## design.v

```verilog
`timescale 1ns / 1ps
module div_iter (
  input div_clk,
  input resetn,
  input div,
  input div_signed,
  input [31:0] x,
  input [31:0] y,
  output [31:0]s,
  output [31:0] r,
  output reg complete
  );
  wire s_sign;
  wire r_sign;
  wire [31:0] x_abs;
  wire [31:0] y_abs;
  assign s_sign = div_signed ? (x[31] ^ y[31]) : 1'b0;
  assign r_sign = div_signed ? x[31] : 1'b0;
  assign x_abs  = div_signed ? (x[31] ? ~x + 32'd1 : x) : x;
  assign y_abs  = div_signed ? (y[31] ? ~y + 32'd1 : y) : y;
  wire [63:0] op_x_tmp;
  wire [32:0] op_x_high;
  wire        op_x_update;
  wire [32:0] sub_res;
  wire [31:0] r_tmp;
  wire [31:0] s_tmp1;
  reg  [63:0] op_x;
  reg  [32:0] op_y;
  reg  [5:0]  count;
  reg  [31:0] s_tmp;
  always @ ( posedge div_clk )
  begin
    if(!resetn)
    begin
      complete <= 1'b0;
      count    <= 6'd0;
      s_tmp    <= 32'd0;
    end
    else if(div&&!complete)
    begin
      if(count == 6'd0)
      begin
        op_x <= {32'd0,x_abs};
        op_y <= {1'b0,y_abs};
      end
      else if(op_x_update)
      begin
        op_x <= {sub_res,op_x_tmp[30:0]};
      end
      else if(!op_x_update)
        op_x <= op_x_tmp;
      count <= count == 6'd32 ? 6'd0 : count + 6'd1;
      complete <= count == 6'd32 ? 1'b1 : complete;
      s_tmp <= {s_tmp1[31:1],op_x_update};
    end
    else if(complete)
      complete <= 1'b0;
  end
assign s_tmp1 = (count == 6'd0) ? s_tmp : s_tmp << 1;
assign op_x_tmp = (count == 6'd0 || count == 6'd1) ? op_x : op_x << 1;
assign op_x_high = op_x_tmp[63:31];
assign sub_res = op_x_high + ~op_y + 1;
assign op_x_update = ~sub_res[32];
assign r_tmp = complete ? op_x[62:31] : 32'd0;
assign s = div_signed ? (s_sign ? ~s_tmp + 32'd1 : s_tmp) : s_tmp;
assign r = div_signed ? (r_sign ? ~r_tmp + 32'd1 : r_tmp) : r_tmp;
endmodule  
```

## constraint.sdc

```tcl
create_clock -name core_clock -period 3.9 [get_ports {div_clk}]
set_input_delay 0.7800 -clock core_clock [delete_from_list [all_inputs] [get_ports {div_clk}]]
set_output_delay 0.7800 -clock core_clock [all_outputs]
set_load 0.01 [all_outputs]
```

## run.sh

```bash
#!/bin/bash
# the make line also repeats each setting of config.mk as NAME=value (left out here)
make -C /OpenROAD-flow-scripts/flow DESIGN_CONFIG=/design/flow/config.mk WORK_HOME=/design/flow/orfs CLKGATE_MAP_FILE= finish
```

## config.mk

```make
export PLATFORM = sky130hd
export DESIGN_NAME = div_iter
export DESIGN_NICKNAME = div_iter
export VERILOG_FILES = /design/flow/design.v
export SDC_FILE = /design/flow/constraint.sdc
export NUM_CORES = 4
export LEC_CHECK = 0
export ABC_AREA = 0
export CAP_MARGIN = 20
export CELL_PAD_IN_SITES_GLOBAL_PLACEMENT = 0
export CORE_ASPECT_RATIO = 1.23
export CORE_MARGIN = 2
export CORE_UTILIZATION = 66
export CTS_CLUSTER_SIZE = 80
export GPL_ROUTABILITY_DRIVEN = 0
export GPL_TIMING_DRIVEN = 1
export HOLD_SLACK_MARGIN = 0.29
export PLACE_DENSITY_LB_ADDON = 0.15
export SLEW_MARGIN = 20
export TNS_END_PERCENT = 40
```

==> flow_summary.json, run 1 <==
{
  "yosysCellCount": 1236,
  "drv_cap": 0,
  "xor_area_frac": 0.1144,
  "crit_chain": "inv_1 > ha_1 > nand3b_2 > and2_4 > buf_6 > buf_6 > mux2_4 > inv_1 > fa_2 > nand2b_4 > a21oi_2 > o211ai_1 > a211oi_2 > o21ai_2 > mux2i_4 > or2_4 > buf_6 > clkbuf_16 > nand2_1 > a21oi_1",
  "viasPerCell": 6.927,
  "pwr-share-clk": 0.275,
  "cts_buffers": 17,
  "drtIter0Drc": 2242,
  "clock.fmax_ghz": 0.2268,
  "netlist.top_cell.by_area": "edfxtp_1",
  "rows": 50,
  "adder_share": 0.04915,
  "synth_nets": 1344,
  "core_um2": 15260,
  "swShare": 0.3786,
  "drc": 0,
  "tns_ps": -12120,
  "syn_area_um2": 10330,
  "reg2reg_slack_ps": -510,
  "worst_slew_pin_slew_ps": 968.7,
  "r2r-end": "op_x[34]$_SDFFCE_PP0P_",
  "powerComb_w": 0.00237,
  "yosysSeqAreaShare": 0.3545,
  "clkTransAtPathRegs_ps": 70,
  "finalNetCount": 1551,
  "drtPass1Iterations": 19,
  "antenna_found_initial": 0,
  "syn_inst": 1236,
  "maxSlewViolCount": 0,
  "p_seq_w": 0.00175,
  "async_reset_ff_frac": 0,
  "fin_skew_ps": 10.48,
  "setup_viol": 42,
  "status": "failed layout checks",
  "grt_pass1_vias": 9604,
  "clk_latency_ps": 440,
  "compound_area_frac": 0.1856,
  "switchingPower_w": 0.002157,
  "logic_area_um2": 6744,
  "leakage_nw": 5.555,
  "grt_max_degree": 58,
  "muxShareOfSynthArea": 0.05508,
  "hold_depth": 2,
  "grt_pass1_wl_um": 46950,
  "p_int_w": 0.003540,
  "cp_top_family": "AND-OR/OR-AND gates",
  "top_cell": "nand2_1",
  "ir_drop_uv": 267.8,
  "overflow": 0,
  "logic_family": "simple AND/OR/NAND/NOR gates",
  "h-tree-depth": 4,
  "relSlewSlack": 0.3460,
  "cts_sinks": 135,
  "p_comb_frac": 0.417,
  "startpoint": "count[1]$_SDFFE_PN0P_",
  "path_common_cell": "buf_6",
  "yosysChipArea_um2": 10330,
  "crit_type": "register to register",
  "cp_slowest_cell": "dfxtp_2",
  "antenna_cells": 0,
  "fin_crit_sh": 1.131,
  "path_buffers": 6,
  "reg2reg_depth": 20,
  "wl_per_cell_um": 22.62,
  "avgSynthCellArea_um2": 8.362,
  "hold_class": "register to register",
  "die_w_um": 116.8,
  "area_growth_pct": 33.78,
  "ios": 133,
  "routed_wl_um": 37640,
  "cp-end-kind": "register",
  "slowest_delay_ps": 350,
  "yosysWarnings": 1,
  "fill_cells": 643,
  "cp_max_fo": 7,
  "cp.depth": 20,
  "ys_ff": 135,
  "crit_arrival_ps": 4670,
  "cts_tree": "built",
  "holdBufCountCts": 0,
  "warnings": 30,
  "grt_usage": 0.3536,
  "worstHoldStart": "s_tmp[31]$_SDFFE_PN0P_",
  "yosysUniqueCellTypes": 60,
  "synth-edff-count": 96,
  "dp_hpwl_um": 19300,
  "power-top-group": "combinational logic",
  "grt_setup_unrepaired": "yes",
  "synth_top_area_share": 0.2789,
  "max-clock-path-buffers": 2,
  "fp.dieH_um": 142.8,
  "top_cells_by_area": "edfxtp_1 (28%), dfxtp_1 (7.6%), nand2_1 (6.3%)",
  "fp_util": 0.6770,
  "layout_min_cycle_time_ps": 4410,
  "p_clk_w": 0.00157,
  "r2r_start": "count[1]$_SDFFE_PN0P_",
  "synth-main-ff-cell": "edfxtp_1",
  "hold_path_end": "s_tmp[31]$_SDFFE_PN0P_",
  "final_antenna_net_count": 0,
  "critPathLaunchType": "register",
  "die_area_um2": 16680,
  "p_seq_frac": 0.308,
  "hold_violations": 0,
  "so_faults": "negative setup slack",
  "fin_total_pwr_w": 0.005697,
  "layout.area.seq_um2": 3670,
  "clockRootBuffer": "clkbuf_16",
  "cp_data_required_time_ps": 4160,
  "yosys-top-cells-count": "nand2_1 (173), nor2_1 (115), a21oi_1 (103)",
  "port_buffers": 132,
  "simple_gate_share": 0.1965,
  "endpoint": "op_x[34]$_SDFFCE_PP0P_",
  "vias": 11530,
  "setup_slack_ps": -509.7,
  "p_per_area_nw_per_um2": 412.1
}
per-layer routing:
metal / vias up / global-route usage / wire length [um]
met1: 5218 / 0.4680 / 12990
met4: 0 / 0.1344 / 2626
li1: 4831 / - / -
met3: 329 / 0.05645 / 4582
met2: 1148 / 0.5811 / 17440
met5: - / 0 / 0
final cells by class:
cell class	instances	share of cell area
timing repair buffer	250	0.1725
sequential	135	0.2654
clock buffer	17	0.03077
inverter	55	0.01493
clock inverter	15	0.009774
multi-input combinational	984	0.4878
tap	208	0.01882
per-stage QoR:
stage | setup WS [ps] | utilization | area [um2] | hold WS [ps] | std cells
6_report | -509.7 | 0.9057 | 13830 | 489.3 | 1664
5_1_grt | -504.8 | 0.9057 | 13830 | 516.1 | 1664
4_1_cts | -140.1 | 0.8619 | 13160 | 488.5 | 1645
3_5_place_dp | -145.6 | 0.8128 | 12410 | 480.2 | 1604
3_3_place_gp | 53.34 | 0.8128 | 12410 | 470.3 | 1604
2_1_floorplan | 6.815 | - | 10400 | 455.3 | 1236
timing repair:
action,CTS,global route
buffers inserted,8,14
pin swaps,6,31
endpoints found under the setup margin,51,70
cloned,1,5
resized,35,99
==> run 2, diff against run 1 <==
Settings changed: ABC_AREA 0 to default, CAP_MARGIN 20 to 15, CELL_PAD_IN_SITES_GLOBAL_PLACEMENT 0 to default, CORE_ASPECT_RATIO 1.23 to default, CORE_UTILIZATION 66 to 72, CTS_CLUSTER_DIAMETER from default to 34, CTS_CLUSTER_SIZE 80 to 42, GPL_ROUTABILITY_DRIVEN 0 to default, GPL_TIMING_DRIVEN 1 to default, HOLD_SLACK_MARGIN 0.29 to default, PLACE_DENSITY from default to 0.64, PLACE_DENSITY_LB_ADDON 0.15 to default, SETUP_SLACK_MARGIN from default to 0.23, TNS_END_PERCENT 40 to default.
Clock period 3.9 ns to 1.55 ns, I/O delays scaled along.
==> run 2 against run 1 <==
The run now fails in 3_5_place_dp. Synthesized area stayed put. Synthesized cell count did not move. Die area down 8.1%.
==> flow_summary.json, run 2 <==
{
  "synth_nets": 1344,
  "yosysUniqueCellTypes": 60,
  "status": "stopped before the end",
  "syn_area_um2": 10330,
  "place_congestion": 1.009,
  "yosysChipArea_um2": 10330,
  "core_um2": 13930,
  "yosysCellCount": 1236,
  "ios": 133,
  "die_w_um": 123.8,
  "adder_share": 0.04915,
  "syn_inst": 1236,
  "yosysWarnings": 1,
  "top_cells_by_area": "edfxtp_1 (28%), dfxtp_1 (7.6%), nand2_1 (6.3%)",
  "yosys-top-cells-count": "nand2_1 (173), nor2_1 (115), a21oi_1 (103)",
  "xor_area_frac": 0.1144,
  "avgSynthCellArea_um2": 8.362,
  "muxShareOfSynthArea": 0.05508,
  "rows": 43,
  "port_buffers": 132,
  "synth-edff-count": 96,
  "synth_top_area_share": 0.2789,
  "fp.dieH_um": 123.8,
  "tool.error": "[ERROR DPL-0038] Utilization greater than 100%, impossible to legalize",
  "netlist.top_cell.by_area": "edfxtp_1",
  "top_cell": "nand2_1",
  "yosysSeqAreaShare": 0.3545,
  "die_area_um2": 15330,
  "ys_ff": 135,
  "logic_family": "simple AND/OR/NAND/NOR gates",
  "compound_area_frac": 0.1856,
  "simple_gate_share": 0.1965,
  "synth-main-ff-cell": "edfxtp_1",
  "async_reset_ff_frac": 0,
  "haltStage": "3_5_place_dp",
  "fp_util": 0.7417
}
run 2: through the flow:
step,TNS (ps),total power [W]
global placement,-215760,0.009682
floorplan,-140140,0.007728
==> run 3, diff against run 2 <==
Settings changed: ABC_AREA from default to 1, CAP_MARGIN 15 to 20, CTS_CLUSTER_DIAMETER 34 to 205, CTS_CLUSTER_SIZE 42 to default, HOLD_SLACK_MARGIN from default to 0.3, PLACE_DENSITY 0.64 to 0.81, SETUP_SLACK_MARGIN 0.23 to default, SLEW_MARGIN 20 to 40.
Clock period 1.55 ns to 3.41 ns, I/O delays scaled along.
==> run 3 against run 2 <==
The flow stops in 5_1_grt. Synthesized area grew 13%. Synthesized cell count grew 42%. Die area grew 13%.
==> flow_summary.json, run 3 <==
{
  "status": "stopped before the end",
  "haltStage": "5_1_grt",
  "tool.error": "[ERROR DPL-0038] Utilization greater than 100%, impossible to legalize",
  "avgSynthCellArea_um2": 6.663,
  "place_congestion": 1.008,
  "clockRootBuffer": "clkbuf_16",
  "synth_nets": 1860,
  "logic_family": "simple AND/OR/NAND/NOR gates",
  "h-tree-depth": 4,
  "yosysChipArea_um2": 11670,
  "die_area_um2": 17250,
  "max-clock-path-buffers": 2,
  "synth_top_area_share": 0.2469,
  "xor_area_frac": 0.07803,
  "ios": 133,
  "yosys-top-cells-count": "nand2_1 (471), inv_1 (277), nor2_1 (208)",
  "synth-main-ff-cell": "edfxtp_1",
  "synth-edff-count": 96,
  "async_reset_ff_frac": 0,
  "rows": 46,
  "place_area_um2": 13760,
  "top_cell": "nand2_1",
  "core_um2": 15890,
  "port_buffers": 132,
  "dp_hpwl_um": 24730,
  "syn_area_um2": 11670,
  "adder_share": 0.04352,
  "netlist.top_cell.by_area": "edfxtp_1",
  "die_w_um": 131.3,
  "compound_area_frac": 0.1273,
  "muxShareOfSynthArea": 0,
  "top_cells_by_area": "edfxtp_1 (25%), nand2_1 (15%), inv_1 (8.9%)",
  "yosysSeqAreaShare": 0.3138,
  "ys_ff": 135,
  "holdBufCountCts": 0,
  "simple_gate_share": 0.3217,
  "fp.dieH_um": 131.3,
  "yosysCellCount": 1752,
  "yosysUniqueCellTypes": 49,
  "cts_sinks": 135,
  "yosysWarnings": 1,
  "fp_util": 0.7349,
  "syn_inst": 1752,
  "cts_buffers": 17
}
==> run 3: metrics by stage <==
| stage | total power (W) | hold slack (ps) | setup slack, ps | util | std cells |
|---|---|---|---|---|---|
| after floorplan | 0.003734 | 446.4 | -0.6828 | - | 1752 |
| after global placement | 0.004548 | 456.3 | -38.59 | 0.8660 | 2155 |
| after detailed placement | 0.004654 | 464.3 | -188.2 | 0.8660 | 2155 |
| after CTS | 0.006995 | 485.8 | 8.398 | 0.9605 | 2226 |
==> run 3: timing repair <==
action | in CTS
endpoints found under the setup margin | 62
pin swaps | 38
gates cloned | 10
resized | 159
buffers inserted | 29
==> run 4, diff against run 3 <==
Settings changed: ABC_AREA 1 to default, CORE_UTILIZATION 72 to 68, CTS_CLUSTER_DIAMETER 205 to default, CTS_CLUSTER_SIZE from default to 36, HOLD_SLACK_MARGIN 0.3 to default, PLACE_DENSITY 0.81 to default, SLEW_MARGIN 40 to 20, TNS_END_PERCENT from default to 5.
Clock period 3.41 ns to 3.99 ns, I/O delays scaled along.
==> run 4 against run 3 <==
Now fails the layout checks on negative setup slack. Die area shrank 6.1%. Synthesized cell count shrank 29%. Synthesized area shrank 11%.
==> flow_summary.json, run 4 <==
{
  "status": "failed layout checks",
  "so_faults": "negative setup slack",
  "yosysWarnings": 1,
  "final_antenna_net_count": 0,
  "dp_hpwl_um": 20120,
  "crit_chain": "nor3_4 > nand3b_1 > and2_4 > buf_4 > mux2i_1 > ha_2 > fa_2 > nand2b_4 > a21oi_4 > o211ai_1 > buf_4 > a211oi_4 > o21ai_4 > mux2i_4 > nor2_4 > buf_12 > mux2i_1 > nor2_1",
  "adder_share": 0.04915,
  "path_buffers": 3,
  "die_area_um2": 16200,
  "netlist.top_cell.by_area": "edfxtp_1",
  "area_growth_pct": 31.73,
  "cp-end-kind": "register",
  "yosysChipArea_um2": 10330,
  "relSlewSlack": 0.5276,
  "startpoint": "count[3]$_SDFFE_PN0P_",
  "grt_max_degree": 58,
  "muxShareOfSynthArea": 0.05508,
  "drtIter0Drc": 1604,
  "synth_top_area_share": 0.2789,
  "fin_skew_ps": 12.88,
  "fp_util": 0.6875,
  "place_congestion": 1.018,
  "maxSlewViolCount": 0,
  "drv_cap": 0,
  "ios": 133,
  "power-top-group": "combinational logic",
  "drc": 0,
  "cp_data_required_time_ps": 4150,
  "grt_setup_unrepaired": "yes",
  "swShare": 0.3691,
  "yosysUniqueCellTypes": 60,
  "synth_nets": 1344,
  "layout_min_cycle_time_ps": 4324,
  "hold_path_end": "s_tmp[22]$_SDFFE_PN0P_",
  "switchingPower_w": 0.001966,
  "grt_usage": 0.3605,
  "warnings": 32,
  "simple_gate_share": 0.1965,
  "holdWs_ps": 507.8,
  "hold_violations": 0,
  "wl_per_cell_um": 21.73,
  "cp.depth": 18,
  "cts_tree": "built",
  "cts_buffers": 17,
  "avgSynthCellArea_um2": 8.362,
  "cts_sinks": 135,
  "h-tree-depth": 4,
  "grt_pass1_vias": 9401,
  "r2r_start": "count[3]$_SDFFE_PN0P_",
  "clk_latency_ps": 430,
  "worst_slew_pin_slew_ps": 707.1,
  "setup_viol": 34,
  "yosysSeqAreaShare": 0.3545,
  "overflow": 0,
  "clockRootBuffer": "clkbuf_16",
  "vias": 11080,
  "syn_inst": 1236,
  "antenna_cells": 0,
  "synth-edff-count": 96,
  "final_cells": 1640,
  "fp.dieH_um": 127.3,
  "routed_wl_um": 35630,
  "fin_total_pwr_w": 0.005328,
  "grt_pass1_wl_um": 46860,
  "top_cells_by_area": "edfxtp_1 (28%), dfxtp_1 (7.6%), nand2_1 (6.3%)",
  "top_cell": "nand2_1",
  "yosys-top-cells-count": "nand2_1 (173), nor2_1 (115), a21oi_1 (103)",
  "clock.fmax_ghz": 0.2313,
  "async_reset_ff_frac": 0,
  "synth-main-ff-cell": "edfxtp_1",
  "viasPerCell": 6.756,
  "worstHoldStart": "s_tmp[22]$_SDFFE_PN0P_",
  "setup_slack_ps": -333.7,
  "yosysCellCount": 1236,
  "max-clock-path-buffers": 2,
  "endpoint": "op_x[52]$_SDFFCE_PP0P_",
  "p_per_area_nw_per_um2": 391.3,
  "drtPass1Iterations": 6,
  "reg2reg_slack_ps": -330,
  "p_seq_frac": 0.321,
  "die_w_um": 127.3,
  "slowest_delay_ps": 390,
  "hold_class": "register to register",
  "rows": 45,
  "core_um2": 15030,
  "leakage_nw": 5.367,
  "p_clk_w": 0.00144,
  "crit_arrival_ps": 4480,
  "tns_ps": -5844,
  "cp_max_fo": 25,
  "powerComb_w": 0.00218,
  "dpl.cell_count": 1582,
  "fin_crit_sh": 1.084,
  "pwr-share-clk": 0.270,
  "antenna_found_initial": 0,
  "xor_area_frac": 0.1144,
  "dp_slack_ps": -132.3,
  "hold_depth": 2,
  "p_seq_w": 0.00171,
  "crit_type": "register to register",
  "ys_ff": 135,
  "p_comb_frac": 0.409,
  "p_int_w": 0.003361,
  "cp_slowest_cell": "mux2i_1",
  "clkTransAtPathRegs_ps": 60,
  "logic_family": "simple AND/OR/NAND/NOR gates",
  "critPathLaunchType": "register",
  "port_buffers": 132,
  "finalNetCount": 1547,
  "r2r-end": "op_x[52]$_SDFFCE_PP0P_",
  "syn_area_um2": 10330,
  "fill_cells": 638,
  "compound_area_frac": 0.1856,
  "cp_top_family": "simple AND/OR/NAND/NOR gates",
  "reg2reg_depth": 18,
  "ir_drop_uv": 373.3
}
[run 4: routing by layer]
metal	wire, um	track usage	vias to the layer above	part of all wire
li1	-	-	4814	-
met1	13140	0.5204	4976	0.37
met2	15680	0.5477	1071	0.44
met3	4765	0.06910	219	0.13
met4	2050	0.1241	0	0.058
met5	0	0	-	0
[run 4: layout make-up]
cell class | count | area (um2) | area share
clock inverters | 13 | 101.3 | 0.007444
multi-input cells | 984 | 6701 | 0.4922
well taps | 188 | 235.2 | 0.01728
clock buffers | 19 | 432.9 | 0.03180
repair buffers | 246 | 2270 | 0.1667
flip-flops and latches | 135 | 3667 | 0.2694
inverters | 55 | 206.4 | 0.01516
[run 4: repair_timing]
action | in CTS | in global routing
resized | 28 | 81
hold buffers | 0 | 0
setup buffers | 1 | 22
gates cloned | 0 | 3
setup endpoints to repair | 39 | 57
pin swaps | 3 | 16
[run 4: metrics by stage]
| stage | util | area [um2] |
|---|---|---|
| after CTS | 0.8640 | 12990 |
| final | 0.9056 | 13610 |
| after global placement | 0.8209 | 12340 |
| after floorplan | - | 10390 |
| after global routing | 0.9056 | 13610 |
| after detailed placement | 0.8209 | 12340 |
==> run 5, diff against run 4 <==
Settings changed: CAP_MARGIN 20 to 15, CORE_UTILIZATION 68 to 72, CTS_CLUSTER_DIAMETER from default to 325, CTS_CLUSTER_SIZE 36 to 42, PLACE_DENSITY from default to 0.41, SETUP_SLACK_MARGIN from default to 0.47, TNS_END_PERCENT 5 to default.
Clock period 3.99 ns to 1.81 ns, I/O delays scaled along.
==> run 5 against run 4 <==
Synthesized cell count stayed put. Synthesized area stayed put. Die area is 5.4% lower. The run now fails in 3_5_place_dp.
==> flow_summary.json, run 5 <==
{
  "status": "stopped before the end",
  "haltStage": "3_5_place_dp",
  "tool.error": "[ERROR DPL-0038] Utilization greater than 100%, impossible to legalize",
  "top_cells_by_area": "edfxtp_1 (28%), dfxtp_1 (7.6%), nand2_1 (6.3%)",
  "yosysWarnings": 1,
  "fp.dieH_um": 123.8,
  "muxShareOfSynthArea": 0.05508,
  "fp_util": 0.7417,
  "yosysSeqAreaShare": 0.3545,
  "yosysCellCount": 1236,
  "rows": 43,
  "netlist.top_cell.by_area": "edfxtp_1",
  "synth_top_area_share": 0.2789,
  "ios": 133,
  "yosys-top-cells-count": "nand2_1 (173), nor2_1 (115), a21oi_1 (103)",
  "die_w_um": 123.8,
  "synth_nets": 1344,
  "die_area_um2": 15330,
  "syn_inst": 1236,
  "port_buffers": 132,
  "xor_area_frac": 0.1144,
  "synth-main-ff-cell": "edfxtp_1",
  "adder_share": 0.04915,
  "avgSynthCellArea_um2": 8.362,
  "yosysUniqueCellTypes": 60,
  "core_um2": 13930,
  "simple_gate_share": 0.1965,
  "ys_ff": 135,
  "place_congestion": 1.053,
  "top_cell": "nand2_1",
  "logic_family": "simple AND/OR/NAND/NOR gates",
  "yosysChipArea_um2": 10330,
  "synth-edff-count": 96,
  "syn_area_um2": 10330,
  "async_reset_ff_frac": 0,
  "compound_area_frac": 0.1856
}
-- run 5: through the flow --
step           TNS, ps  total power (W)  setup WS [ps]  hold slack [ps]
2_1_floorplan   -94150         0.006624          -2038            455.3
3_3_place_gp   -160100         0.008312          -1972            461.5
==> run 6, diff against run 5 <==
Settings changed: CAP_MARGIN 15 to 20, CORE_UTILIZATION 72 to 62, CTS_CLUSTER_DIAMETER 325 to 374, CTS_CLUSTER_SIZE 42 to 100, PLACE_DENSITY 0.41 to default, SETUP_SLACK_MARGIN 0.47 to default.
Clock period 1.81 ns to 4.22 ns, I/O delays scaled along.
==> run 6 against run 5 <==
Now clean on timing, DRC and antenna. Synthesized area is the same. Synthesized cell count is the same. Die area grew 16%.
==> flow_summary.json, run 6 <==
{
  "clk_latency_ps": 420,
  "simple_gate_share": 0.1965,
  "layout_min_cycle_time_ps": 4095,
  "worstHoldStart": "s_tmp[31]$_SDFFE_PN0P_",
  "die_area_um2": 17720,
  "warnings": 30,
  "yosysCellCount": 1236,
  "powerComb_w": 0.00175,
  "ir_drop_uv": 311.8,
  "yosysWarnings": 1,
  "h-tree-depth": 4,
  "power-top-group": "combinational logic",
  "holdWs_ps": 498.2,
  "adder_share": 0.04915,
  "endpoint": "s[26]",
  "clkTransAtPathRegs_ps": 60,
  "met2_usage": 0.4482,
  "synth_top_area_share": 0.2789,
  "p_int_w": 0.003206,
  "holdBufCountCts": 0,
  "wl_per_cell_um": 16.85,
  "slowest_delay_ps": 570,
  "viasPerCell": 5.950,
  "netlist.top_cell.by_area": "edfxtp_1",
  "critPathLaunchType": "register",
  "yosysSeqAreaShare": 0.3545,
  "area_growth_pct": 26.96,
  "clockRootBuffer": "clkbuf_16",
  "fin_skew_ps": 8.613,
  "cp_data_required_time_ps": 3380,
  "clock.fmax_ghz": 0.2442,
  "overflow": 0,
  "rows": 47,
  "xor_area_frac": 0.1144,
  "avgSynthCellArea_um2": 8.362,
  "drc": 0,
  "setup_viol": 0,
  "fp_util": 0.6277,
  "grt_util_met3": 0.05251,
  "path_buffers": 1,
  "hold_class": "register to register",
  "status": "no timing/DRC/antenna violations",
  "p_clk_w": 0.00148,
  "p_per_area_nw_per_um2": 368.4,
  "cp-end-kind": "output pin",
  "cts_sinks": 135,
  "yosysChipArea_um2": 10330,
  "path_common_cell": "nand2_1",
  "r2r_start": "count[1]$_SDFFE_PN0P_",
  "pwr-share-clk": 0.307,
  "grt_pass1_vias": 8687,
  "drv_cap": 0,
  "syn_area_um2": 10330,
  "yosys-top-cells-count": "nand2_1 (173), nor2_1 (115), a21oi_1 (103)",
  "crit_type": "register to output pin",
  "top_cells_by_area": "edfxtp_1 (28%), dfxtp_1 (7.6%), nand2_1 (6.3%)",
  "reg2reg_depth": 18,
  "hold_violations": 0,
  "p_comb_frac": 0.361,
  "logic_family": "simple AND/OR/NAND/NOR gates",
  "ios": 133,
  "cts_buffers": 17,
  "crit_arrival_ps": 3250,
  "fp.dieH_um": 133.1,
  "r2r-end": "op_x[41]$_SDFFCE_PP0P_",
  "top_cell": "nand2_1",
  "hold_path_end": "s_tmp[31]$_SDFFE_PN0P_",
  "startpoint": "s_tmp[2]$_SDFFE_PN0P_",
  "dp_hpwl_um": 19570,
  "p_seq_w": 0.00161,
  "finalNetCount": 1511,
  "vias": 9735,
  "cp.depth": 9,
  "synth-main-ff-cell": "edfxtp_1",
  "final_antenna_net_count": 0,
  "groute.layer.met1.usage": 0.4404,
  "cts_tree": "built",
  "compound_area_frac": 0.1856,
  "drtPass1Iterations": 5,
  "relSlewSlack": 0.3966,
  "grt.busiest_layer": "met2",
  "max-clock-path-buffers": 2,
  "fin_crit_sh": 0.9703,
  "switchingPower_w": 0.001628,
  "syn_inst": 1236,
  "grt_max_degree": 58,
  "crit_chain": "nor4_4 > nand2_1 > or3_1 > nor3b_2 > and3_4 > nand2_1 > o41ai_2 > xnor2_1 > clkdlybuf4s50_1",
  "muxShareOfSynthArea": 0.05508,
  "grt_pass1_wl_um": 42700,
  "ys_ff": 135,
  "synth_nets": 1344,
  "routed_wl_um": 27570,
  "hold_depth": 2,
  "antenna_cells": 0,
  "antenna_found_initial": 0,
  "p_seq_frac": 0.332,
  "cp_top_family": "simple AND/OR/NAND/NOR gates",
  "maxSlewViolCount": 0,
  "yosysUniqueCellTypes": 60,
  "grt_usage": 0.2952,
  "place_congestion": 0.9826,
  "worst_slew_pin_slew_ps": 897.5,
  "synth-edff-count": 96,
  "reg2reg_slack_ps": 170,
  "cp_max_fo": 6,
  "async_reset_ff_frac": 0,
  "die_w_um": 133.1,
  "cp_slowest_cell": "clkdlybuf4s50_1",
  "leakage_nw": 5.067,
  "swShare": 0.3368,
  "core_um2": 16470,
  "port_buffers": 132,
  "fin_total_pwr_w": 0.004834,
  "drtIter0Drc": 1054
}
-- run 6: timing repair --
action	4_1_cts	5_1_grt
pin swaps	0	9
resized	10	22
setup endpoints to repair	11	48
cloned	0	3
setup buffers	0	19
-- run 6: routing by layer --
metal,vias to the layer above,share of wire,wire length (um)
li1,4742,-,-
met1,4571,0.46,12730
met2,399,0.45,12430
met3,23,0.075,2079
met4,0,0.012,335
met5,-,0,0
-- run 6: layout make-up --
cell class,instances,area (um2)
Inverter,55,206.4
Clock buffer,23,531.8
Clock inverter,9,71.32
Sequential cell,135,3664
Timing Repair Buffer,209,1984
Multi-Input combinational cell,985,6389
Fill cell,1118,3344
Tap cell,220,275.3
-- run 6: through the flow --
stage          worst slack [ps]  utilization  area, um2  instances  TNS (ps)
3_3_place_gp              129.2       0.7375      12140       1581         0
5_1_grt                  -57.45       0.7969      13120       1636    -267.1
4_1_cts                   20.26       0.7775      12800       1613         0
2_1_floorplan             52.78            -      10360       1236         0
6_report                  125.4       0.7969      13120       1636         0
3_5_place_dp              10.07       0.7375      12140       1581         0
==> run 7, diff against run 6 <==
Settings changed: CORE_UTILIZATION 62 to 72, CTS_CLUSTER_DIAMETER 374 to 233, CTS_CLUSTER_SIZE 100 to 36, PLACE_DENSITY from default to 0.82.
Clock period 4.22 ns to 4.13 ns, I/O delays scaled along.
==> run 7 against run 6 <==
The flow now stops in 5_1_grt. Synthesized cell count unchanged. Die area down 13%. Synthesized area unchanged.
==> flow_summary.json, run 7 <==
{
  "avgSynthCellArea_um2": 8.362,
  "compound_area_frac": 0.1856,
  "die_area_um2": 15330,
  "synth_nets": 1344,
  "syn_inst": 1236,
  "muxShareOfSynthArea": 0.05508,
  "die_w_um": 123.8,
  "core_um2": 13930,
  "port_buffers": 132,
  "ios": 133,
  "yosysCellCount": 1236,
  "ys_ff": 135,
  "haltStage": "5_1_grt",
  "async_reset_ff_frac": 0,
  "overflow": 899,
  "rows": 43,
  "h-tree-depth": 4,
  "clockRootBuffer": "clkbuf_16",
  "yosysWarnings": 1,
  "cts_sinks": 135,
  "synth-edff-count": 96,
  "fp.dieH_um": 123.8,
  "syn_area_um2": 10330,
  "max-clock-path-buffers": 2,
  "place_congestion": 0.9879,
  "simple_gate_share": 0.1965,
  "place_area_um2": 12140,
  "top_cells_by_area": "edfxtp_1 (28%), dfxtp_1 (7.6%), nand2_1 (6.3%)",
  "yosysUniqueCellTypes": 60,
  "logic_family": "simple AND/OR/NAND/NOR gates",
  "grt_usage": 0.9398,
  "synth_top_area_share": 0.2789,
  "holdBufCountCts": 0,
  "top_cell": "nand2_1",
  "yosys-top-cells-count": "nand2_1 (173), nor2_1 (115), a21oi_1 (103)",
  "fp_util": 0.7417,
  "tool.error": "[ERROR GRT-0232] Routing congestion too high. Check the congestion heatmap in the GUI.",
  "cts_buffers": 17,
  "status": "stopped before the end",
  "synth-main-ff-cell": "edfxtp_1",
  "yosysSeqAreaShare": 0.3545,
  "dp_hpwl_um": 21110,
  "netlist.top_cell.by_area": "edfxtp_1",
  "yosysChipArea_um2": 10330,
  "xor_area_frac": 0.1144,
  "adder_share": 0.04915
}
[run 7: repair_timing]
| action | CTS |
|---|---|
| setup buffers | 8 |
| cloned | 1 |
| setup endpoints to repair | 43 |
| gates resized | 36 |
| pin swaps | 9 |
[run 7: through the flow]
| step | hold slack, ps | instances | setup WS (ps) | total power [W] |
|---|---|---|---|---|
| 3_3_place_gp | 462.6 | 1550 | 64.84 | 0.003249 |
| 2_1_floorplan | 455.3 | 1236 | 13.26 | 0.002764 |
| 4_1_cts | 477.8 | 1591 | 11.66 | 0.004994 |
| 3_5_place_dp | 470.2 | 1550 | -146.7 | 0.003323 |
[run 7: layer usage]
metal	global-route usage	overflow
met1	0.8541	4
met2	1.210	663
met3	0.7001	8
met4	1.099	223
met5	0.2396	1
==> run 8, diff against run 7 <==
Settings changed: CAP_MARGIN 20 to 15, CTS_CLUSTER_DIAMETER 233 to 325, CTS_CLUSTER_SIZE 36 to 24, PLACE_DENSITY 0.82 to default, SETUP_SLACK_MARGIN from default to -0.11.
Clock period 4.13 ns to 1.39 ns, I/O delays scaled along.
==> run 8 against run 7 <==
The flow stops in 3_5_place_dp. Synthesized cell count stayed put. Synthesized area is the same. Die area did not move.
==> flow_summary.json, run 8 <==
{
  "status": "stopped before the end",
  "haltStage": "3_5_place_dp",
  "tool.error": "[ERROR DPL-0038] Utilization greater than 100%, impossible to legalize",
  "port_buffers": 132,
  "simple_gate_share": 0.1965,
  "netlist.top_cell.by_area": "edfxtp_1",
  "top_cells_by_area": "edfxtp_1 (28%), dfxtp_1 (7.6%), nand2_1 (6.3%)",
  "yosysChipArea_um2": 10330,
  "compound_area_frac": 0.1856,
  "avgSynthCellArea_um2": 8.362,
  "syn_inst": 1236,
  "yosysUniqueCellTypes": 60,
  "rows": 43,
  "synth-main-ff-cell": "edfxtp_1",
  "core_um2": 13930,
  "fp.dieH_um": 123.8,
  "fp_util": 0.7417,
  "ios": 133,
  "syn_area_um2": 10330,
  "xor_area_frac": 0.1144,
  "yosys-top-cells-count": "nand2_1 (173), nor2_1 (115), a21oi_1 (103)",
  "async_reset_ff_frac": 0,
  "synth_nets": 1344,
  "logic_family": "simple AND/OR/NAND/NOR gates",
  "die_w_um": 123.8,
  "die_area_um2": 15330,
  "top_cell": "nand2_1",
  "ys_ff": 135,
  "yosysCellCount": 1236,
  "yosysWarnings": 1,
  "muxShareOfSynthArea": 0.05508,
  "yosysSeqAreaShare": 0.3545,
  "synth_top_area_share": 0.2789,
  "place_congestion": 1.017,
  "synth-edff-count": 96,
  "adder_share": 0.04915
}
run 8: metrics by stage:
stage / power (W) / hold WS, ps / setup slack [ps]
3_3_place_gp: 0.01075 / 466.8 / -2396
2_1_floorplan: 0.008560 / 376.9 / -2458
==> run 9, diff against run 8 <==
Settings changed: ABC_AREA from default to 1, CAP_MARGIN 15 to 20, CTS_CLUSTER_DIAMETER 325 to 373, CTS_CLUSTER_SIZE 24 to default, SETUP_SLACK_MARGIN -0.11 to default.
Clock period 1.39 ns to 1.89 ns, I/O delays scaled along.
==> run 9 against run 8 <==
The flow again stops in 3_5_place_dp. Synthesized area grew 13%. Synthesized cell count grew 42%. Die area grew 13%.
==> flow_summary.json, run 9 <==
{
  "ys_ff": 135,
  "place_congestion": 1.018,
  "simple_gate_share": 0.3217,
  "yosysUniqueCellTypes": 49,
  "yosysChipArea_um2": 11670,
  "status": "stopped before the end",
  "adder_share": 0.04352,
  "yosysSeqAreaShare": 0.3138,
  "rows": 46,
  "yosysWarnings": 1,
  "top_cell": "nand2_1",
  "xor_area_frac": 0.07803,
  "fp_util": 0.7349,
  "synth_top_area_share": 0.2469,
  "ios": 133,
  "synth-edff-count": 96,
  "syn_inst": 1752,
  "die_area_um2": 17250,
  "async_reset_ff_frac": 0,
  "netlist.top_cell.by_area": "edfxtp_1",
  "avgSynthCellArea_um2": 6.663,
  "logic_family": "simple AND/OR/NAND/NOR gates",
  "muxShareOfSynthArea": 0,
  "synth_nets": 1860,
  "fp.dieH_um": 131.3,
  "port_buffers": 132,
  "yosys-top-cells-count": "nand2_1 (471), inv_1 (277), nor2_1 (208)",
  "compound_area_frac": 0.1273,
  "top_cells_by_area": "edfxtp_1 (25%), nand2_1 (15%), inv_1 (8.9%)",
  "core_um2": 15890,
  "synth-main-ff-cell": "edfxtp_1",
  "syn_area_um2": 11670,
  "haltStage": "3_5_place_dp",
  "yosysCellCount": 1752,
  "die_w_um": 131.3,
  "tool.error": "[ERROR DPL-0038] Utilization greater than 100%, impossible to legalize"
}
run 9: metrics by stage:
stage	std cells	power, W
floorplan	1752	0.006895
global placement	2448	0.008991
==> run 10, diff against run 9 <==
Settings changed: ABC_AREA 1 to default, CORE_ASPECT_RATIO from default to 0.5, CORE_MARGIN 2 to 7, CORE_UTILIZATION 72 to 57, CTS_CLUSTER_DIAMETER 373 to 314, CTS_CLUSTER_SIZE from default to 46, HOLD_SLACK_MARGIN from default to 0.29, TNS_END_PERCENT from default to 5.
Clock period 1.89 ns to 5.0 ns, I/O delays scaled along.
==> run 10 against run 9 <==
Now clean on timing, DRC and antenna. Synthesized area fell by 11%. Die area rose by 29%. Synthesized cell count fell by 29%.
==> flow_summary.json, run 10 <==
{
  "status": "no timing/DRC/antenna violations",
  "logic_family": "simple AND/OR/NAND/NOR gates",
  "core_um2": 17570,
  "utilization": 0.7129,
  "clk_latency_ps": 420,
  "ys_ff": 135,
  "cp.depth": 15,
  "path_buffers": 2,
  "synth_nets": 1344,
  "power-top-group": "registers",
  "antenna_found_initial": 0,
  "synth_top_area_share": 0.2789,
  "hold_violations": 0,
  "startpoint": "count[0]$_SDFFE_PN0P_",
  "dp_hpwl_um": 21490,
  "post_cts.repair.setup_buffers": 0,
  "fp.dieH_um": 109.2,
  "top_cells_by_area": "edfxtp_1 (28%), dfxtp_1 (7.6%), nand2_1 (6.3%)",
  "routed_wl_um": 28750,
  "p_seq_frac": 0.339,
  "setup_viol": 0,
  "yosysUniqueCellTypes": 60,
  "netlist.top_cell.by_area": "edfxtp_1",
  "area_growth_pct": 21.20,
  "grt_usage": 0.2539,
  "rows": 34,
  "yosysWarnings": 1,
  "antenna_cells": 0,
  "powerComb_w": 0.00129,
  "fin_crit_sh": 0.9365,
  "layout_min_cycle_time_ps": 4682,
  "drc": 0,
  "fp_util": 0.5882,
  "syn_area_um2": 10330,
  "adder_share": 0.04915,
  "grt_max_degree": 58,
  "xor_area_frac": 0.1144,
  "pwr-share-clk": 0.339,
  "slowest_delay_ps": 530,
  "p_int_w": 0.002719,
  "grt_pass1_vias": 9006,
  "hold_path_end": "s_tmp[31]$_SDFFE_PN0P_",
  "dp_slack_ps": 381.0,
  "final_antenna_net_count": 0,
  "dpl.cell_count": 1560,
  "crit_arrival_ps": 4960,
  "cp-end-kind": "register",
  "r2r_start": "count[0]$_SDFFE_PN0P_",
  "crit_chain": "inv_1 > ha_1 > nand3b_1 > and2_1 > buf_12 > mux2_2 > ha_1 > nand2_1 > or4_1 > a211oi_1 > o21ai_1 > mux2i_4 > or2_2 > mux2_1 > a21oi_1",
  "synth-main-ff-cell": "edfxtp_1",
  "reg2reg_depth": 15,
  "p_clk_w": 0.00136,
  "finalNetCount": 1453,
  "drtPass1Iterations": 5,
  "grt_pass1_wl_um": 45890,
  "swShare": 0.3220,
  "drv_cap": 0,
  "p_seq_w": 0.00136,
  "muxShareOfSynthArea": 0.05508,
  "switchingPower_w": 0.001291,
  "yosysChipArea_um2": 10330,
  "r2r-end": "op_x[31]$_DFFE_PP_",
  "setup_slack_ps": 317.7,
  "compound_area_frac": 0.1856,
  "endpoint": "op_x[31]$_DFFE_PP_",
  "viasPerCell": 5.970,
  "yosys-top-cells-count": "nand2_1 (173), nor2_1 (115), a21oi_1 (103)",
  "wl_per_cell_um": 18.06,
  "cp_max_fo": 42,
  "drtIter0Drc": 972,
  "tns_ps": 0,
  "syn_inst": 1236,
  "cts_buffers": 17,
  "reg2reg_slack_ps": 320,
  "ios": 133,
  "avgSynthCellArea_um2": 8.362,
  "max-clock-path-buffers": 2,
  "worstHoldStart": "s_tmp[31]$_SDFFE_PN0P_",
  "async_reset_ff_frac": 0,
  "maxSlewViolCount": 0,
  "synth-edff-count": 96,
  "leakage_nw": 4.687,
  "hold_depth": 2,
  "die_w_um": 204.4,
  "cp_data_required_time_ps": 5270,
  "yosysCellCount": 1236,
  "clock.fmax_ghz": 0.2136,
  "p_per_area_nw_per_um2": 320.2,
  "ir_drop_uv": 238.7,
  "port_buffers": 132,
  "warnings": 30,
  "critPathLaunchType": "register",
  "cp_top_family": "simple AND/OR/NAND/NOR gates",
  "crit_type": "register to register",
  "die_area_um2": 22330,
  "clkTransAtPathRegs_ps": 60,
  "relSlewSlack": 0.4715,
  "hold_class": "register to register",
  "path_common_cell": "ha_1",
  "overflow": 0,
  "yosysSeqAreaShare": 0.3545,
  "cts_sinks": 135,
  "cp_slowest_cell": "or4_1",
  "worst_slew_pin_slew_ps": 786.0,
  "p_comb_frac": 0.322,
  "vias": 9505,
  "place_congestion": 0.9201,
  "cts_tree": "built",
  "top_cell": "nand2_1",
  "simple_gate_share": 0.1965,
  "grt_setup_unrepaired": "no",
  "clockRootBuffer": "clkbuf_16",
  "h-tree-depth": 4,
  "fin_skew_ps": 8.371,
  "final_cells": 1592
}
## run 10: area by class of cell
| cell class | count | area, um2 |
|---|---|---|
| clock buffer | 18 | 429.2 |
| inverter | 55 | 206.4 |
| clock inverter | 14 | 206.4 |
| tap | 234 | 292.8 |
| multi-input combinational | 984 | 6231 |
| fill | 1379 | 5044 |
| sequential | 135 | 3664 |
| timing repair buffer | 152 | 1496 |
## run 10: routing by layer
metal	share of wire	global-route usage
met1	0.47	0.3597
met2	0.41	0.3759
met5	0	0
met4	0.013	0.06825
met3	0.11	0.07562
## run 10: stage by stage
stage	hold slack (ps)	cell area [um2]	total power, W
floorplan	455.3	10330	0.002274
global route	532.7	12530	0.004196
detailed placement	485.7	11880	0.002638
CTS	494.5	12520	0.004000
finish	489.9	12530	0.004011
global placement	484.3	11880	0.002619
## run 10: what timing repair did
item                       in CTS  in global routing
resized                         0                  2
setup endpoints to repair       0                  5
hold buffers                    0                  0
==> run 11, diff against run 10 <==
Settings changed: CORE_ASPECT_RATIO 0.5 to default, CORE_MARGIN 7 to 2, CORE_UTILIZATION 57 to 31, CTS_CLUSTER_DIAMETER 314 to default, CTS_CLUSTER_SIZE 46 to default, HOLD_SLACK_MARGIN 0.29 to default, TNS_END_PERCENT 5 to default.
Clock period 5.0 ns to 6.42 ns, I/O delays scaled along.
==> run 11 against run 10 <==
Combinational power decreased by 24%. Clock-buffer cell count down 1. Sequential cell count stayed put. Cell area increased by 0.43%. Global-route usage fell by 9.6 points. Clock power down 36%. Critical path depth fell by 1. Wire length shrank 4.2%. Critical path type unchanged. Largest cell class unchanged.
==> flow_summary.json, run 11 <==
{
  "crit_chain": "inv_1 > ha_1 > nand3b_2 > and2_1 > mux2_2 > ha_1 > nand2_1 > or4_1 > a211oi_1 > o21ai_1 > mux2i_4 > or2_2 > mux2_1 > a21oi_1",
  "synth-edff-count": 96,
  "relSlewSlack": 0.3124,
  "final_area_um2": 12580,
  "xor_area_frac": 0.1144,
  "cts_buffers": 17,
  "area_growth_pct": 21.72,
  "port_buffers": 132,
  "post_cts.repair.setup_buffers": 0,
  "cp.depth": 14,
  "slowest_delay_ps": 730,
  "netlist.top_cell.by_area": "edfxtp_1",
  "vias": 9061,
  "viasPerCell": 5.056,
  "die_w_um": 186.6,
  "adder_share": 0.04915,
  "tns_ps": 0,
  "top_cells_by_area": "edfxtp_1 (28%), dfxtp_1 (7.6%), nand2_1 (6.3%)",
  "r2r_start": "count[1]$_SDFFE_PN0P_",
  "cts_sinks": 135,
  "hold_violations": 0,
  "muxShareOfSynthArea": 0.05508,
  "grt_max_degree": 58,
  "syn_area_um2": 10330,
  "setup_viol": 0,
  "ios": 133,
  "synth_nets": 1344,
  "p_seq_w": 0.00106,
  "ir_drop_uv": 163.8,
  "reg2reg_slack_ps": 1010,
  "clock.fmax_ghz": 0.1849,
  "fp.dieH_um": 186.6,
  "layout_min_cycle_time_ps": 5408,
  "fin_skew_ps": 11.83,
  "hold_path_end": "s_tmp[31]$_SDFFE_PN0P_",
  "place_area_um2": 12070,
  "overflow": 0,
  "crit_type": "register to register",
  "endpoint": "op_x[31]$_DFFE_PP_",
  "yosysUniqueCellTypes": 60,
  "async_reset_ff_frac": 0,
  "compound_area_frac": 0.1856,
  "worst_slew_pin_slew_ps": 1029,
  "core_um2": 32700,
  "layout.area.seq_um2": 3664,
  "wl_per_cell_um": 15.36,
  "antenna_found_initial": 0,
  "leakage_nw": 4.586,
  "fp_util": 0.3160,
  "setup_slack_ps": 1013,
  "swShare": 0.3439,
  "hold_class": "register to register",
  "yosysCellCount": 1236,
  "dp_hpwl_um": 20930,
  "h-tree-depth": 4,
  "drtPass1Iterations": 5,
  "place_congestion": 0.9131,
  "final_antenna_net_count": 0,
  "synth_top_area_share": 0.2789,
  "grt_pass1_wl_um": 45230,
  "antenna_cells": 0,
  "grt_pass1_vias": 8544,
  "dp_slack_ps": 1023,
  "yosysSeqAreaShare": 0.3545,
  "hold_depth": 2,
  "drtIter0Drc": 559,
  "worstHoldStart": "s_tmp[31]$_SDFFE_PN0P_",
  "p_clk_w": 0.000866,
  "yosysChipArea_um2": 10330,
  "fin_crit_sh": 0.8423,
  "warnings": 28,
  "cp_slowest_cell": "and2_1",
  "drv_cap": 0,
  "routed_wl_um": 27530,
  "drc": 0,
  "avgSynthCellArea_um2": 8.362,
  "critPathLaunchType": "register",
  "startpoint": "count[1]$_SDFFE_PN0P_",
  "cts_tree": "built",
  "fill_cells": 3404,
  "synth-main-ff-cell": "edfxtp_1",
  "reg2reg_depth": 14,
  "syn_inst": 1236,
  "clkTransAtPathRegs_ps": 60,
  "grt_usage": 0.1577,
  "simple_gate_share": 0.1965,
  "cp_max_fo": 24,
  "ys_ff": 135,
  "r2r-end": "op_x[31]$_DFFE_PP_",
  "p_comb_frac": 0.338,
  "utilization": 0.3847,
  "die_area_um2": 34820,
  "powerComb_w": 0.000979,
  "top_cell": "nand2_1",
  "clockRootBuffer": "clkbuf_16",
  "pwr-share-clk": 0.299,
  "logic_family": "simple AND/OR/NAND/NOR gates",
  "crit_arrival_ps": 5680,
  "yosys-top-cells-count": "nand2_1 (173), nor2_1 (115), a21oi_1 (103)",
  "grt_setup_unrepaired": "no",
  "cts.repair.resized": 0,
  "p_seq_frac": 0.364,
  "p_per_area_nw_per_um2": 230.6,
  "finalNetCount": 1446,
  "rows": 66,
  "status": "no timing/DRC/antenna violations",
  "max-clock-path-buffers": 2,
  "path_buffers": 1,
  "cp-end-kind": "register",
  "logic_area_um2": 6223,
  "clk_latency_ps": 420,
  "switchingPower_w": 0.0009974,
  "power-top-group": "registers",
  "yosysWarnings": 1,
  "cp_top_family": "simple AND/OR/NAND/NOR gates",
  "holdBufCountCts": 0,
  "cp_data_required_time_ps": 6700,
  "p_int_w": 0.001903,
  "maxSlewViolCount": 0,
  "path_common_cell": "ha_1"
}
==> run 11: final cells by class <==
class                   instances  share of cell area
clock buffers                  17             0.03382
clock inverters                14            0.007062
inverters                      55             0.01641
multi-input cells             984              0.4947
flip-flops and latches        135              0.2912
well taps                     442             0.04396
repair buffers                145              0.1128
==> run 11: through the flow <==
| step | cells | hold slack [ps] | power [W] |
|---|---|---|---|
| 2_1_floorplan | 1236 | 455.3 | 0.001771 |
| 3_3_place_gp | 1761 | 469.9 | 0.002026 |
| 3_5_place_dp | 1761 | 486.8 | 0.002039 |
| 4_1_cts | 1792 | 493.3 | 0.002912 |
| 5_1_grt | 1792 | 507.3 | 0.003070 |
| 6_report | 1792 | 493.2 | 0.002900 |
==> run 11: metal layers <==
layer / up-vias / GRT usage / part of all wire
met5: - / 0 / 0
met4: 0 / 0.04212 / 0.012
met3: 23 / 0.02595 / 0.066
met2: 260 / 0.2299 / 0.41
met1: 4177 / 0.2387 / 0.51
li1: 4601 / - / -
==> run 12, diff against run 11 <==
Settings changed: CORE_UTILIZATION 31 to 65.
Clock period 6.42 ns to 4.24 ns, I/O delays scaled along.
==> run 12 against run 11 <==
Still clean on timing, DRC and antenna. Clock-buffer cell count rose by 2. Sequential cell count did not move. Wire length rose by 4.9%. Critical path type is now register to output pin. Largest cell class unchanged. Largest power group is now combinational logic.
==> flow_summary.json, run 12 <==
{
  "endpoint": "r[25]",
  "grt_max_degree": 58,
  "yosysChipArea_um2": 10330,
  "drtIter0Drc": 1118,
  "vias": 10040,
  "area_growth_pct": 25.51,
  "final_antenna_net_count": 0,
  "logic_family": "simple AND/OR/NAND/NOR gates",
  "p_per_area_nw_per_um2": 367.6,
  "cp-end-kind": "output pin",
  "cp_max_fo": 5,
  "critPathLaunchType": "register",
  "rows": 46,
  "clk_latency_ps": 430,
  "synth_nets": 1344,
  "reg2reg_depth": 17,
  "syn_inst": 1236,
  "ios": 133,
  "clkTransAtPathRegs_ps": 70,
  "powerComb_w": 0.00175,
  "fin_skew_ps": 11.18,
  "cp.depth": 10,
  "dpl.cell_count": 1587,
  "setup_slack_ps": 57.88,
  "avgSynthCellArea_um2": 8.362,
  "path_buffers": 2,
  "place_congestion": 1.037,
  "clock.fmax_ghz": 0.2391,
  "worst_slew_pin_slew_ps": 1025,
  "yosysUniqueCellTypes": 60,
  "switchingPower_w": 0.001670,
  "p_seq_w": 0.00160,
  "clockRootBuffer": "clkbuf_16",
  "r2r_start": "count[1]$_SDFFE_PN0P_",
  "fin_total_pwr_w": 0.004768,
  "final_cells": 1629,
  "xor_area_frac": 0.1144,
  "fp_util": 0.6577,
  "core_um2": 15710,
  "crit_arrival_ps": 3330,
  "startpoint": "op_x[35]$_SDFFCE_PP0P_",
  "fp.dieH_um": 130.1,
  "max-clock-path-buffers": 2,
  "dp_slack_ps": -39.89,
  "port_buffers": 132,
  "cp_slowest_cell": "clkdlybuf4s50_1",
  "cp_top_family": "AND-OR/OR-AND gates",
  "grt_setup_unrepaired": "yes",
  "maxSlewViolCount": 0,
  "warnings": 31,
  "antenna_found_initial": 0,
  "h-tree-depth": 4,
  "setup_viol": 0,
  "wl_per_cell_um": 17.72,
  "holdWs_ps": 478.1,
  "syn_area_um2": 10330,
  "synth_top_area_share": 0.2789,
  "yosysCellCount": 1236,
  "holdBufCountCts": 0,
  "routed_wl_um": 28870,
  "cts_buffers": 17,
  "synth-edff-count": 96,
  "hold_class": "register to register",
  "ys_ff": 135,
  "yosys-top-cells-count": "nand2_1 (173), nor2_1 (115), a21oi_1 (103)",
  "overflow": 0,
  "drtPass1Iterations": 6,
  "dp_hpwl_um": 19930,
  "finalNetCount": 1508,
  "grt_pass1_vias": 8803,
  "cts_tree": "built",
  "slowest_delay_ps": 540,
  "fin_crit_sh": 0.9863,
  "hold_violations": 0,
  "compound_area_frac": 0.1856,
  "reg2reg_slack_ps": 180,
  "grt_usage": 0.3298,
  "cts_sinks": 135,
  "viasPerCell": 6.164,
  "power-top-group": "combinational logic",
  "drc": 0,
  "status": "no timing/DRC/antenna violations",
  "yosysWarnings": 1,
  "drv_cap": 0,
  "die_w_um": 130.1,
  "worstHoldStart": "s_tmp[31]$_SDFFE_PN0P_",
  "ir_drop_uv": 316.8,
  "r2r-end": "op_x[38]$_SDFFCE_PP0P_",
  "crit_chain": "or3_1 > o31ai_1 > buf_4 > o21ai_1 > o21bai_1 > nand2b_1 > o41ai_1 > xor2_1 > nor2_1 > clkdlybuf4s50_1",
  "simple_gate_share": 0.1965,
  "pwr-share-clk": 0.298,
  "adder_share": 0.04915,
  "relSlewSlack": 0.3152,
  "top_cell": "nand2_1",
  "crit_type": "register to output pin",
  "die_area_um2": 16920,
  "p_int_w": 0.003098,
  "hold_path_end": "s_tmp[31]$_SDFFE_PN0P_",
  "netlist.top_cell.by_area": "edfxtp_1",
  "yosysSeqAreaShare": 0.3545,
  "muxShareOfSynthArea": 0.05508,
  "hold_depth": 2,
  "p_seq_frac": 0.336,
  "synth-main-ff-cell": "edfxtp_1",
  "swShare": 0.3503,
  "p_comb_frac": 0.366,
  "async_reset_ff_frac": 0,
  "leakage_nw": 5.042,
  "layout_min_cycle_time_ps": 4182,
  "p_clk_w": 0.00142,
  "top_cells_by_area": "edfxtp_1 (28%), dfxtp_1 (7.6%), nand2_1 (6.3%)",
  "cp_data_required_time_ps": 3390,
  "antenna_cells": 0,
  "grt_pass1_wl_um": 44140
}
## run 12: metal layers
layer | vias to the layer above | track usage | wire length, um
met5 | - | 0 | 0
met3 | 53 | 0.06109 | 2849
met2 | 573 | 0.4971 | 13020
met4 | 0 | 0.1044 | 587
li1 | 4744 | - | -
met1 | 4671 | 0.4832 | 12420
## run 12: metrics by stage
stage	area [um2]	TNS, ps	util
after floorplan	10350	0	-
after global placement	12210	0	0.7768
after detailed placement	12210	-179.8	0.7768
after CTS	12820	0	0.8158
after global routing	12970	-668.0	0.8255
final	12970	0	0.8255
## run 12: layout make-up
cell class / count / area (um2)
multi-input combinational: 984 / 6306
timing repair buffer: 207 / 1964
clock inverter: 13 / 106.4
clock buffer: 19 / 454.2
tap: 216 / 270.3
fill: 1017 / 2741
sequential: 135 / 3664
inverter: 55 / 206.4
## run 12: timing repair
item	4_1_cts	5_1_grt
pin swaps	2	3
resized	10	16
endpoints found under the setup margin	28	44
setup buffers	0	8
cloned	0	2
==> run 13, diff against run 12 <==
Settings changed: CORE_UTILIZATION 65 to 40, SETUP_SLACK_MARGIN from default to 1.33.
Clock period 4.24 ns to 4.72 ns, I/O delays scaled along.
==> run 13 against run 12 <==
Synthesized area stayed put. Sequential cell count did not move. Clock power is 4% lower. Worst setup slack improved by 700 ps. Power fell by 5.9%. Sequential share of layout area fell by 2.1 points. Synthesized cell count unchanged. Still clean.
==> flow_summary.json, run 13 <==
{
  "drtIter0Drc": 710,
  "wl_per_cell_um": 17.07,
  "cp-end-kind": "register",
  "p_comb_frac": 0.376,
  "reg2reg_depth": 17,
  "fin_crit_sh": 0.8394,
  "utilization": 0.5586,
  "core_um2": 25250,
  "holdWs_ps": 501.5,
  "yosysWarnings": 1,
  "cts_buffers": 17,
  "cts_sinks": 135,
  "endpoint": "op_x[40]$_SDFFCE_PP0P_",
  "grt_pass1_wl_um": 47000,
  "place_congestion": 0.9107,
  "ios": 133,
  "final_area_um2": 14110,
  "avgSynthCellArea_um2": 8.362,
  "reg2reg_slack_ps": 760,
  "yosysSeqAreaShare": 0.3545,
  "max-clock-path-buffers": 2,
  "fp.dieH_um": 164.7,
  "powerComb_w": 0.00169,
  "relSlewSlack": 0.2795,
  "setup_viol": 0,
  "h-tree-depth": 4,
  "fin_skew_ps": 13.03,
  "worstHoldStart": "s_tmp[31]$_SDFFE_PN0P_",
  "cts_tree": "built",
  "clkTransAtPathRegs_ps": 70,
  "holdBufCountCts": 0,
  "yosysUniqueCellTypes": 60,
  "warnings": 31,
  "setup_slack_ps": 758.1,
  "clock.fmax_ghz": 0.2524,
  "hold_path_end": "s_tmp[31]$_SDFFE_PN0P_",
  "r2r-end": "op_x[40]$_SDFFCE_PP0P_",
  "synth_top_area_share": 0.2789,
  "grt_setup_unrepaired": "yes",
  "drtPass1Iterations": 5,
  "p_seq_w": 0.00143,
  "crit_arrival_ps": 4130,
  "critPathLaunchType": "register",
  "grt_usage": 0.2165,
  "adder_share": 0.04915,
  "grt_max_degree": 58,
  "ys_ff": 135,
  "tns_ps": 0,
  "maxSlewViolCount": 0,
  "simple_gate_share": 0.1965,
  "muxShareOfSynthArea": 0.05508,
  "drc": 0,
  "die_w_um": 164.7,
  "cp_data_required_time_ps": 4880,
  "dp_slack_ps": 436.8,
  "yosysCellCount": 1236,
  "dp_hpwl_um": 20190,
  "die_area_um2": 27140,
  "power-top-group": "combinational logic",
  "status": "no timing/DRC/antenna violations",
  "r2r_start": "count[0]$_SDFFE_PN0P_",
  "compound_area_frac": 0.1856,
  "layout_min_cycle_time_ps": 3962,
  "overflow": 0,
  "synth-main-ff-cell": "edfxtp_1",
  "cp_slowest_cell": "ha_1",
  "final_antenna_net_count": 0,
  "netlist.top_cell.by_area": "edfxtp_1",
  "p_seq_frac": 0.319,
  "pwr-share-clk": 0.305,
  "syn_area_um2": 10330,
  "synth-edff-count": 96,
  "top_cells_by_area": "edfxtp_1 (28%), dfxtp_1 (7.6%), nand2_1 (6.3%)",
  "cp_max_fo": 23,
  "leakage_nw": 5.503,
  "routed_wl_um": 30290,
  "fp_util": 0.4092,
  "port_buffers": 132,
  "yosys-top-cells-count": "nand2_1 (173), nor2_1 (115), a21oi_1 (103)",
  "rows": 58,
  "logic_family": "simple AND/OR/NAND/NOR gates",
  "yosysChipArea_um2": 10330,
  "path_buffers": 3,
  "xor_area_frac": 0.1144,
  "p_clk_w": 0.00137,
  "crit_chain": "inv_1 > ha_2 > nand3b_1 > and2_4 > buf_16 > mux2_2 > ha_1 > o21ai_0 > a21oi_1 > o211ai_1 > a211oi_4 > o21ai_4 > mux2i_4 > nor2_4 > buf_12 > mux2i_1 > nor2_1",
  "synth_nets": 1344,
  "switchingPower_w": 0.001566,
  "place_area_um2": 12100,
  "finalNetCount": 1539,
  "syn_inst": 1236,
  "vias": 9745,
  "drv_cap": 0,
  "p_int_w": 0.002919,
  "cp.depth": 17,
  "grt_pass1_vias": 9178,
  "hold_violations": 0,
  "top_cell": "nand2_1",
  "startpoint": "count[0]$_SDFFE_PN0P_",
  "clockRootBuffer": "clkbuf_16",
  "worst_slew_pin_slew_ps": 1078,
  "hold_depth": 2,
  "fill_cells": 2286,
  "antenna_found_initial": 0,
  "async_reset_ff_frac": 0,
  "slowest_delay_ps": 390,
  "area_growth_pct": 36.49,
  "hold_class": "register to register",
  "clk_latency_ps": 440,
  "viasPerCell": 5.490,
  "crit_type": "register to register",
  "p_per_area_nw_per_um2": 317.9,
  "cp_top_family": "AND-OR/OR-AND gates",
  "ir_drop_uv": 229.4,
  "swShare": 0.3491
}
-- run 13: cell type report --
class                           instances  area [um2]  share of cell area
Antenna cell                            1       2.502           0.0001774
Clock buffer                           19       464.2             0.03291
Clock inverter                         13       132.6            0.009402
Inverter                               55       206.4             0.01464
Multi-Input combinational cell        987        7187              0.5095
Sequential cell                       135        3690              0.2616
Tap cell                              330       412.9             0.02927
Timing Repair Buffer                  235        2011              0.1425
-- run 13: what timing repair did --
action	4_1_cts	5_1_grt
gates resized	297	111
gates cloned	5	0
setup endpoints to repair	98	87
pin swaps	55	38
setup buffers	57	18
-- run 13: stage by stage --
stage | instances | power (W)
6_report | 1775 | 0.004485
5_1_grt | 1774 | 0.004706
4_1_cts | 1756 | 0.004401
3_5_place_dp | 1662 | 0.002805
3_3_place_gp | 1662 | 0.002807
2_1_floorplan | 1236 | 0.002460
-- run 13: metal layers --
layer / GRT usage / vias to the layer above / part of all wire
met4: 0.05652 / 0 / 0.015
met2: 0.3435 / 365 / 0.44
li1: - / 4805 / -
met1: 0.3071 / 4529 / 0.47
met5: 0 / - / 0
met3: 0.03491 / 46 / 0.071
==> run 14, diff against run 13 <==
Settings changed: CORE_UTILIZATION 40 to 65, SETUP_SLACK_MARGIN 1.33 to 0.81.
Clock period 4.72 ns to 2.72 ns, I/O delays scaled along.
==> run 14 against run 13 <==
The flow now stops in 4_1_cts. Synthesized cell count unchanged. Synthesized area unchanged. Die area decreased by 38%.
==> flow_summary.json, run 14 <==
{
  "status": "stopped before the end",
  "haltStage": "4_1_cts",
  "tool.error": "[ERROR DPL-0038] Utilization greater than 100%, impossible to legalize",
  "top_cells_by_area": "edfxtp_1 (28%), dfxtp_1 (7.6%), nand2_1 (6.3%)",
  "top_cell": "nand2_1",
  "netlist.top_cell.by_area": "edfxtp_1",
  "synth_nets": 1344,
  "fp_util": 0.6577,
  "synth_top_area_share": 0.2789,
  "yosys-top-cells-count": "nand2_1 (173), nor2_1 (115), a21oi_1 (103)",
  "synth-edff-count": 96,
  "place_congestion": 1.025,
  "yosysCellCount": 1236,
  "core_um2": 15710,
  "ios": 133,
  "die_area_um2": 16920,
  "syn_area_um2": 10330,
  "xor_area_frac": 0.1144,
  "die_w_um": 130.1,
  "adder_share": 0.04915,
  "avgSynthCellArea_um2": 8.362,
  "syn_inst": 1236,
  "simple_gate_share": 0.1965,
  "compound_area_frac": 0.1856,
  "place_area_um2": 14840,
  "yosysUniqueCellTypes": 60,
  "async_reset_ff_frac": 0,
  "rows": 46,
  "logic_family": "simple AND/OR/NAND/NOR gates",
  "yosysChipArea_um2": 10330,
  "port_buffers": 132,
  "muxShareOfSynthArea": 0.05508,
  "yosysWarnings": 1,
  "synth-main-ff-cell": "edfxtp_1",
  "ys_ff": 135,
  "fp.dieH_um": 130.1,
  "dp_hpwl_um": 30160,
  "yosysSeqAreaShare": 0.3545,
  "dpl.cell_count": 1821
}
run 14: stage by stage:
stage	worst slack, ps	total power [W]	utilization
floorplan	-1128	0.004384	-
global placement	-1101	0.005468	0.9447
detailed placement	-1399	0.005756	0.9447
==> run 15, diff against run 14 <==
Settings changed: CORE_UTILIZATION 65 to 61, SETUP_SLACK_MARGIN 0.81 to 0.61.
Clock period 2.72 ns to 3.3 ns, I/O delays scaled along.
==> run 15 against run 14 <==
The flow stops in 5_1_grt. Synthesized area unchanged. Synthesized cell count stayed put. Die area is 6.4% higher.
==> flow_summary.json, run 15 <==
{
  "yosysUniqueCellTypes": 60,
  "xor_area_frac": 0.1144,
  "fp.dieH_um": 134.2,
  "haltStage": "5_1_grt",
  "h-tree-depth": 4,
  "grt_usage": 0.7562,
  "core_um2": 16580,
  "syn_area_um2": 10330,
  "dp_slack_ps": -771.5,
  "max-clock-path-buffers": 2,
  "place_area_um2": 13420,
  "yosysCellCount": 1236,
  "yosysChipArea_um2": 10330,
  "logic_family": "simple AND/OR/NAND/NOR gates",
  "simple_gate_share": 0.1965,
  "rows": 47,
  "fp_util": 0.6232,
  "yosysWarnings": 1,
  "holdBufCountCts": 0,
  "avgSynthCellArea_um2": 8.362,
  "die_w_um": 134.2,
  "async_reset_ff_frac": 0,
  "ios": 133,
  "synth_top_area_share": 0.2789,
  "top_cell": "nand2_1",
  "adder_share": 0.04915,
  "cts_sinks": 135,
  "die_area_um2": 18000,
  "synth-main-ff-cell": "edfxtp_1",
  "overflow": 11,
  "compound_area_frac": 0.1856,
  "synth-edff-count": 96,
  "tool.error": "[ERROR GRT-0232] Routing congestion too high. Check the congestion heatmap in the GUI.",
  "top_cells_by_area": "edfxtp_1 (28%), dfxtp_1 (7.6%), nand2_1 (6.3%)",
  "yosysSeqAreaShare": 0.3545,
  "cts_buffers": 17,
  "yosys-top-cells-count": "nand2_1 (173), nor2_1 (115), a21oi_1 (103)",
  "netlist.top_cell.by_area": "edfxtp_1",
  "port_buffers": 132,
  "ys_ff": 135,
  "status": "stopped before the end",
  "clockRootBuffer": "clkbuf_16",
  "place_congestion": 0.9713,
  "syn_inst": 1236,
  "synth_nets": 1344,
  "dp_hpwl_um": 21560,
  "muxShareOfSynthArea": 0.05508
}
## run 15: timing repair
action,CTS
pin swaps,88
gates resized,436
setup endpoints to repair,109
buffers inserted,54
## run 15: layer usage
layer / GRT overflow / track usage
met5: 0 / 0.2167
met2: 3 / 0.9243
met3: 0 / 0.6213
met1: 0 / 0.7477
met4: 8 / 0.7520
## run 15: stage by stage
stage / utilization / cells
after CTS: 0.9029 / 1811
after detailed placement: 0.8092 / 1725
after global placement: 0.8092 / 1725
after floorplan: - / 1236
Power and IR drop assume default switching activity.
